// microP
module microP(
    input clk,
    input reset,
    output [7:0] imem_addr,
    input [16:0] imem_data,
    output [7:0] dmem_addr,
    output [7:0] dmem_wdata,
    output dmem_we,
    input [7:0] dmem_rdata,
    input [7:0] data_in,
    output out_we,
    output [7:0] data_out_col,
    output [7:0] data_out_addr
    );
export LEC_CHECK = 0
export CAP_MARGIN = 20
export CORE_ASPECT_RATIO = 0.5
export CORE_MARGIN = 8
export CORE_UTILIZATION = 53
export CTS_CLUSTER_DIAMETER = 376
export CTS_CLUSTER_SIZE = 30
export HOLD_SLACK_MARGIN = -0.06
export PLACE_DENSITY = 0.37
export SETUP_SLACK_MARGIN = -0.46
export SLEW_MARGIN = 20
export TNS_END_PERCENT = 60
create_clock -name core_clock -period 5.0 [get_ports {clk}]
run.sh (not shown) runs the stock make flow with config.mk's settings and CLKGATE_MAP_FILE=.
The starting point finished with timing, DRC and antenna clean.
Rerun with:
ABC_AREA = 1   (was default)
CORE_ASPECT_RATIO = 1.05   (was 0.5)
CORE_MARGIN = 5   (was 8)
CORE_UTILIZATION = 38   (was 53)
CTS_CLUSTER_DIAMETER = default   (was 376)
CTS_CLUSTER_SIZE = 89   (was 30)
GPL_ROUTABILITY_DRIVEN = 0   (was default)
GPL_TIMING_DRIVEN = 0   (was default)
HOLD_SLACK_MARGIN = default   (was -0.06)
PLACE_DENSITY = default   (was 0.37)
SETUP_SLACK_MARGIN = 1.17   (was -0.46)
SLEW_MARGIN = 15   (was 20)
TNS_END_PERCENT = default   (was 60)
Result: First-iteration DRC count drops by 0.92%; clock power is about the same; final cell count increases by 42%; global-route usage goes down by 5.5 points; routed wire length went up by 2.1%; power went up by 48%; clock skew went up by 0.010 ns; cell area came out higher by 11%; via count climbs by 16%; core utilization decreases by 15 points.
Rerun with:
CORE_UTILIZATION = 59   (was 38)
CTS_CLUSTER_SIZE = default   (was 89)
GPL_ROUTABILITY_DRIVEN = default   (was 0)
GPL_TIMING_DRIVEN = default   (was 0)
SETUP_SLACK_MARGIN = default   (was 1.17)
SLEW_MARGIN = 20   (was 15)
Result:
- total power fell by 3.1%
- cell area fell by 8.7%
- clock power rose by about 8%
- die area fell by 34%
Rerun with:
ABC_AREA = default   (was 1)
CORE_ASPECT_RATIO = default   (was 1.05)
CORE_MARGIN = 8   (was 5)
CORE_UTILIZATION = 53   (was 59)
CTS_CLUSTER_DIAMETER = 376   (was default)
CTS_CLUSTER_SIZE = 30   (was default)
HOLD_SLACK_MARGIN = -0.06   (was default)
PLACE_DENSITY = 0.37   (was default)
SETUP_SLACK_MARGIN = -0.46   (was default)
Effect: Area after synthesis went down by 1.6%. Clock-buffer cell count increases by 2. Power goes down by 30%. Die area climbs by 18%. Design area goes down by 1.3%.

========
Starting RTL as in the previous note.
clock: 3.63 ns
lec_check: 0
cap_margin: 20
core_margin: 2
core_utilization: 68
cts_cluster_diameter: 78
cts_cluster_size: 36
slew_margin: 20
The baseline aborted during global routing with GRT-0232.
==> next run, changes <==
CTS_CLUSTER_DIAMETER = 104   (was 78)
CTS_CLUSTER_SIZE = 37   (was 36)
SETUP_SLACK_MARGIN = -0.26   (was unset)
clock period = 3.51 ns   (was 3.63 ns; I/O delays follow)
What happened:
- The new run died in global routing, error GRT-0232
- die area is unchanged
- area after synthesis does not change
- synthesized cell count does not change
==> next run, changes <==
CORE_UTILIZATION = 40   (was 68)
CTS_CLUSTER_DIAMETER = unset   (was 104)
CTS_CLUSTER_SIZE = unset   (was 37)
PLACE_DENSITY = 0.6   (was unset)
SETUP_SLACK_MARGIN = unset   (was -0.26)
clock period = 5.0 ns   (was 3.51 ns; I/O delays follow)
After rerunning:
- The new run finished with timing, DRC and antenna clean
- synthesized cell count stays the same
- die area climbs by 67%
- area after synthesis is unchanged
==> next run, changes <==
clock period = 4.5 ns   (was 5.0 ns; I/O delays follow)
Effect: Worst setup slack gets worse by 0.18 ns; synthesized cell count does not change; power came out higher by 9.8%; cell area came out higher by 0.88%; final cell count came out higher by 1.0%; sequential share of layout area came out lower by 0.33 points.

========
Setup of delta:
microP again, from the RTL that the note above started with.
make LEC_CHECK=0 ABC_AREA=1 CAP_MARGIN=20 CELL_PAD_IN_SITES_GLOBAL_PLACEMENT=3 CORE_ASPECT_RATIO=1.05 CORE_MARGIN=9 CORE_UTILIZATION=38 CTS_CLUSTER_DIAMETER=237 CTS_CLUSTER_SIZE=89 GPL_ROUTABILITY_DRIVEN=0 GPL_TIMING_DRIVEN=1 MIN_ROUTING_LAYER=met1 SETUP_SLACK_MARGIN=1.17 SLEW_MARGIN=15 finish   # period 6.34 ns
Edits applied to the flow inputs when going from delta to cedar:
- CORE_MARGIN changed from 9 to 2
- MIN_ROUTING_LAYER removed (was met1)
- CORE_UTILIZATION changed from 38 to 66
- SLEW_MARGIN changed from 15 to 20
- ABC_AREA removed (was 1)
- CTS_CLUSTER_SIZE removed (was 89)
- CELL_PAD_IN_SITES_GLOBAL_PLACEMENT removed (was 3)
- SETUP_SLACK_MARGIN removed (was 1.17)
- GPL_ROUTABILITY_DRIVEN removed (was 0)
- CTS_CLUSTER_DIAMETER removed (was 237)
- CORE_ASPECT_RATIO removed (was 1.05)
- GPL_TIMING_DRIVEN removed (was 1)
- the clock period (ns, I/O delays scaled along) changed from 6.34 to 3.63
[summary]
- Cell area | cedar vs delta | cedar larger
- Sequential share of cell area: cedar < delta
- cedar against delta: utilization has increased; share of the synthesized netlist area taken by xor and xnor gates moved up; tally of unique sky130hd cells used after synthesis up 41; worst setup slack went down by 1440 ps.
- | footprint of the multi-input gates | lower: delta |
- Largest power group = combinational cells: delta; largest power group = registers: cedar
- Max final wirelength across cedar and delta: cedar
- In the tables for cedar and delta, total power density per cell area reads lower with delta.
- Gate count of the mapped netlist: cedar lower than delta
- delta ran to completion and came out clean on the timing, DRC and antenna checks.
- The flow for cedar finished, though final verification flagged setup timing.
- REGFILE.memblk[6][2] as the last element of the critical path was reported by delta, and REGFILE.memblk[7][2] by cedar.
- Path type of the worst setup path = input pin to flop: delta; path type of the worst setup path = flop to flop: cedar
- delta reports its first element of the critical path as data_in[2] while cedar reports MD_w[0].
- | count of cell instances traversed by the critical path | higher: cedar |
[inputs] zinc vs cedar
- CORE_UTILIZATION now 71, was 66
- CTS_CLUSTER_SIZE now 40, previously not set
- the clock period (ns, I/O delays scaled along) now 2.01, was 3.63
--- outcome ---
- zinc got as far as clock tree synthesis, where a tool error ended the run.
- zinc improves on cedar in die size.
- The HPWL after detailed placement of zinc exceeds that of cedar by 4900 um.
- Looking only at final weighted congestion of routability-driven global placement, and setting everything else aside, the lower value of zinc and cedar goes to cedar.
- As far as floorplan net count goes, zinc and cedar are indistinguishable; the numbers are identical.
- zinc vs. cedar: fraction of registers with async set/reset held, floorplan die height shows a reduction of 3.5%.
Here is what was changed in the inputs of sierra compared with zinc.
- CORE_UTILIZATION now 22, was 71
- PLACE_DENSITY now 0.6, previously not set
- CTS_CLUSTER_SIZE no longer set, was 40
- the clock period (ns, I/O delays scaled along) now 4.5, was 2.01
## What came out
The remaining runs in zinc and sierra completed every stage, whereas zinc halted early.
Flow for zinc halted at clock tree synthesis, error code DPL-0038.
Estimated wirelength of the detail-placed design in sierra vs zinc: down 4900 um
Going from zinc to sierra, number of placement rows saw an increase, vertical die dimension up 77%, cell count listed in synth_stat.txt closely matched the old numbers, core box area rose by 30,000 um2, count of boundary I/O pins has remained practically unchanged.
Comparing sierra against zinc, there is no change at all in synthesized cell count.
Setup changes, sierra to juniper
- a deleted PLACE_DENSITY that had been 0.6
- an added CORE_ASPECT_RATIO of 1.05
- a change of CORE_UTILIZATION from 22 to 59
- a change of the clock period (ns, I/O delays scaled along) from 4.5 to 5.0
==> results <==
- Total design power of juniper falls short of that of sierra by a few percent.
- When juniper is measured against sierra, its worst hold slack turns out 3.9 ps lower.
- Going from sierra to juniper, the logic gate share of total power was found to have gone down by 0.6 points.
- Lower first-pass GRT wire length goes to sierra over juniper.
- Compared to sierra, juniper shows a wider setup margin.
- Between juniper and sierra, it is juniper whose met2 usage is higher, by 39 points.
- juniper: PASS, flow complete, no timing, DRC or antenna violations
- Maximum clock skew at final layout for juniper: 16 ps up relative to sierra
[inputs] indigo vs juniper
- HOLD_SLACK_MARGIN newly set to -0.06
- SETUP_SLACK_MARGIN newly set to -0.46
- SLEW_MARGIN changed from 20 to 0
- CORE_MARGIN changed from 2 to 8
- CTS_CLUSTER_DIAMETER newly set to 376
- CORE_ASPECT_RATIO changed from 1.05 to 1.4
- PLACE_DENSITY newly set to 0.37
- CORE_UTILIZATION changed from 59 to 53
- CTS_CLUSTER_SIZE newly set to 30
- CELL_PAD_IN_SITES_GLOBAL_PLACEMENT newly set to 2
- TNS_END_PERCENT newly set to 60
==> comparison <==
- indigo: no failed stages, no open violations at the end
- indigo vs. juniper: clock skew went down by 12 ps.
- Going from juniper to indigo, final area rose 44 um2, core utilization before placement fell 6.7 points.
No activity file was given, so power comes from the tool's default toggle rates.
